## run 1
==> flow/design.v <==
`timescale 1ns/100ps
module mult_stage( input clock, reset, start, nuke, 
		   input [63:0] product_in, mplier_in, mcand_in,
		   output logic done,
		   output logic [63:0] product_out, mplier_out, mcand_out
		  );
	logic [63:0] prod_in_reg, partial_prod_reg;
	logic [63:0] partial_product, next_mplier, next_mcand;
	assign product_out = prod_in_reg + partial_prod_reg;
	assign partial_product = mplier_in[7:0] * mcand_in;
	assign next_mplier = {8'b0,mplier_in[63:8]};
	assign next_mcand = {mcand_in[55:0],8'b0};
	always_ff @(posedge clock) begin
		prod_in_reg      <= product_in;
		partial_prod_reg <= partial_product;
		mplier_out       <= next_mplier;
		mcand_out        <= next_mcand;
	end
	always_ff @(posedge clock) begin
		if(reset)
			done <= 1'b0;
		else if(nuke)
			done <= 1'b0;
		else
			done <= start;
	end
endmodule
`timescale 1ns/100ps
module mult(	input clock, reset, nuke, 
		input [63:0] mcand, mplier,
		input start,
		output [63:0] product,
		output done
	   );
  	logic [63:0] mcand_out, mplier_out;
  	logic [(7*64)-1:0] internal_products, internal_mcands, internal_mpliers;
  	logic [6:0] internal_dones;
	mult_stage mstage [7:0]  (
		.clock(clock),
		.reset(reset),
		.nuke(nuke), 
		.product_in({internal_products,64'h0}),
		.mplier_in({internal_mpliers,mplier}),
		.mcand_in({internal_mcands,mcand}),
		.start({internal_dones,start}),
		.product_out({product,internal_products}),
		.mplier_out({mplier_out,internal_mpliers}),
		.mcand_out({mcand_out,internal_mcands}),
		.done({done,internal_dones})
	);
endmodule
Settings: LEC_CHECK=0, ABC_AREA=1, CAP_MARGIN=35, CORE_ASPECT_RATIO=0.91, CORE_MARGIN=2, CORE_UTILIZATION=72, CTS_CLUSTER_DIAMETER=364, CTS_CLUSTER_SIZE=16, GPL_TIMING_DRIVEN=1, HOLD_SLACK_MARGIN=0.29, PLACE_DENSITY=0.77, SETUP_SLACK_MARGIN=1.27, SLEW_MARGIN=20; clock period 4.87 ns.
run.sh (not shown) runs the stock make flow with config.mk's settings and CLKGATE_MAP_FILE=.
Run 1 never completed; the flow aborted with a tool error in global routing (5_1_grt).
For run 2, these inputs were changed with respect to run 1:
- PLACE_DENSITY: 0.77 -> 0.39
- ABC_AREA: 1 -> 0
- CORE_MARGIN: 2 -> 7
- CORE_UTILIZATION: 72 -> 18
- CORE_ASPECT_RATIO: 0.91 -> 1.63
- HOLD_SLACK_MARGIN: 0.29 -> unset
- SETUP_SLACK_MARGIN: 1.27 -> 0.13
- MIN_ROUTING_LAYER: unset -> met2
- GPL_ROUTABILITY_DRIVEN: unset -> 0
- GPL_TIMING_DRIVEN: 1 -> 0
- CTS_CLUSTER_DIAMETER: 364 -> unset
[summary]
- Compared with run 1, run 2 shows a lower HPWL after detailed placement.
- Per the comparison of run 2 with run 1, post-synthesis share of cell area spent on and, or, nand and nor gates dropped 7.0 points, area of the core climbed 240%, row count climbed 202, synthesized area per cell climbed about 40%, buffer count from post-CTS setup fixing climbed about 110%.
- Looking at the logs for run 2 and run 1, the single run that did not finish was run 1.
- The flow completed for run 2, but it is not clean: the layout still shows negative setup slack.
- No final results exist for run 1, since it was stopped by error GRT-0232 during global routing (5_1_grt).
- Run 2 vs. run 1: number of instances in the placed design lower, cell area after synthesis lower, cell count after synthesis lower, yosys synthesis chip area lower, count of buffers from port buffering lower.
--- input diff run 2..run 3 ---
- a deleted GPL_ROUTABILITY_DRIVEN that had been 0
- a change of CORE_MARGIN from 7 to 2
- a change of CORE_UTILIZATION from 18 to 62
- a deleted SETUP_SLACK_MARGIN that had been 0.13
- a change of GPL_TIMING_DRIVEN from 0 to 1
- a deleted PLACE_DENSITY that had been 0.39
- a deleted MIN_ROUTING_LAYER that had been met2
Taking run 3 as 1.0, run 2 lands at 3.5 on area of the placeable core. Run 3 vs run 2 — wire length on met2 dropped by more than 10%. A launching element of the worst setup path of mstage[1].mplier_out[4]$_DFF_P_ is what run 3 shows, while mplier[7] belongs to run 2. Going from run 2 to run 3, clock network area share fell 1.1 points, final routed wirelength across all metal layers fell 22 mm, initial antenna violation count rose 32. [run 3] flow finished | final checks: failed | reasons: negative setup slack.
Relative to run 3, the following input files were edited for run 4:
- ABC_AREA: 0 -> unset
- CTS_CLUSTER_SIZE: 16 -> unset
- GPL_TIMING_DRIVEN: 1 -> unset
- CORE_ASPECT_RATIO: 1.63 -> unset
- CAP_MARGIN: 35 -> 20
- CORE_UTILIZATION: 62 -> 40
- the clock period (ns, I/O delays scaled along): 4.87 -> 7.0
Results
The total power of run 4 was superior to that of run 3. Run 4: all stages complete, timing, DRC and antenna checks passed. Run 4 vs. run 3: count of cells along the worst register-to-register path down about 5%; wire length on met3 down about 23%; via count down about 12%. Run 3 → run 4: number of clock buffers in the layout moved up, global-route wire length before repair moved down. Diff run 3..run 4 | synthesized area | unchanged. Going from run 3 to run 4, the die area was enlarged. Compared with run 3, in run 4 share of the clock period used by the worst path after layout moved down, final instance count without filler cells shows no meaningful change.

== job 3057 ==
// mult: RTL as listed in full above, without the edits since
make LEC_CHECK=0 ABC_AREA=0 CAP_MARGIN=35 CORE_ASPECT_RATIO=0.91 CORE_MARGIN=2 CORE_UTILIZATION=72 CTS_CLUSTER_DIAMETER=364 CTS_CLUSTER_SIZE=16 GPL_TIMING_DRIVEN=1 PLACE_DENSITY=0.77 SLEW_MARGIN=20 finish   # period 4.87 ns
[flow] job 3057 | stages: complete | final checks: fail | reason: setup timing
## Diff of input files: job 7283 against job 3057
Settings: putting TNS_END_PERCENT at 80 where nothing was set; clearing PLACE_DENSITY, which used to be 0.77; swapping 72 for 18 in CORE_UTILIZATION; swapping 364 for 263 in CTS_CLUSTER_DIAMETER; putting MIN_ROUTING_LAYER at met2 where nothing was set; swapping 16 for 19 in CTS_CLUSTER_SIZE; putting SETUP_SLACK_MARGIN at 0.13 where nothing was set; swapping 0.91 for 0.54 in CORE_ASPECT_RATIO; swapping 1 for 0 in GPL_TIMING_DRIVEN; swapping 2 for 7 in CORE_MARGIN; putting GPL_ROUTABILITY_DRIVEN at 1 where nothing was set.
- Nothing crashed in job 7283 and all stages finished; the problem is that the final layout failed, the offending checks being setup timing.
- On count of flip-flops and latches, job 7283 and job 3057 are basically level.
- Fraction of area in clock buffers and inverters was lower in the run labelled job 7283.
- Relative to job 3057, width of the die increased by about 160% in job 7283.
- NOTE total power job 3057->job 7283 increased slightly
- Taking job 3057 as the reference, in job 7283 total CTS buffers now smaller; post-layout worst setup margin went down; first-pass GRT wire length up 100000 µm; critical path depth now sits higher.
- The sequential cell area of job 3057 and that of job 7283 are within noise of each other.
--- input diff job 7283..job 9859 ---
Settings: clearing SETUP_SLACK_MARGIN, which used to be 0.13; clearing TNS_END_PERCENT, which used to be 80; swapping 7 for 2 in CORE_MARGIN; clearing GPL_ROUTABILITY_DRIVEN, which used to be 1; swapping 18 for 70 in CORE_UTILIZATION; clearing GPL_TIMING_DRIVEN, which used to be 0; clearing CTS_CLUSTER_SIZE, which used to be 19; clearing ABC_AREA, which used to be 0; clearing CTS_CLUSTER_DIAMETER, which used to be 263; clearing CORE_ASPECT_RATIO, which used to be 0.54; swapping 35 for 20 in CAP_MARGIN; clearing MIN_ROUTING_LAYER, which used to be met2; swapping 4.87 for 5.75 in the clock period (ns, I/O delays scaled along).
==> results <==
Final area in job 9859 is about 7.5% below job 7283. Job 9859: delay of the slowest cell on the worst path 20 ps below job 7283. Delta (job 9859 minus job 7283): first-pass GRT wire length went down by about 27%; final worst slack went up by 1250 ps; arrival time at the worst endpoint went down by 500 ps. Job 9859 finished every step from synthesis to the final layout, and the layout passed the timing, DRC and antenna checks. Comparing job 9859 and job 7283, the lower clock share of power is on job 7283. Compared with job 7283, job 9859 shows a higher global router's overall resource usage. Cmp job 9859 vs job 7283: end-of-flow core utilization higher in job 9859. Diff job 7283 -> job 9859: sequential portion of the cell area went up 1.5 points, quantity of hold-fixing buffers added after cts held, die area went down 410000 µm².
diff inputs: job 9859 => job 3582
Settings: an added TNS_END_PERCENT of 5; an added CORE_ASPECT_RATIO of 0.5; an added CTS_CLUSTER_SIZE of 100; an added ABC_AREA of 1; a change of CORE_UTILIZATION from 70 to 72; an added CTS_CLUSTER_DIAMETER of 397; a change of the clock period (ns, I/O delays scaled along) from 5.75 to 4.39.
Results
Across job 3582 and job 9859, a clean result was obtained everywhere but in job 3582.
Job 3582 did not run to completion, as it errored out during global routing (5_1_grt).
Of job 3582 and job 9859, the run reporting the higher final HPWL from detailed placement was job 3582.
Compared with job 9859, in job 3582 number of instances in the synthesized netlist rose 6064; fraction of synthesized cell area in xor and xnor cells fell 2.4 points; height of the chip fell 24%; die area rose 20000 µm².
Diff job 9859 -> job 3582: sequential-to-total area share from yosys stat lost 3.9 points, post-synthesis area per instance -2.8 µm², synthesized-area fraction occupied by and/or/nand/nor cells now larger.
Power figures rest on the tool's default switching activity, not on a simulated workload.
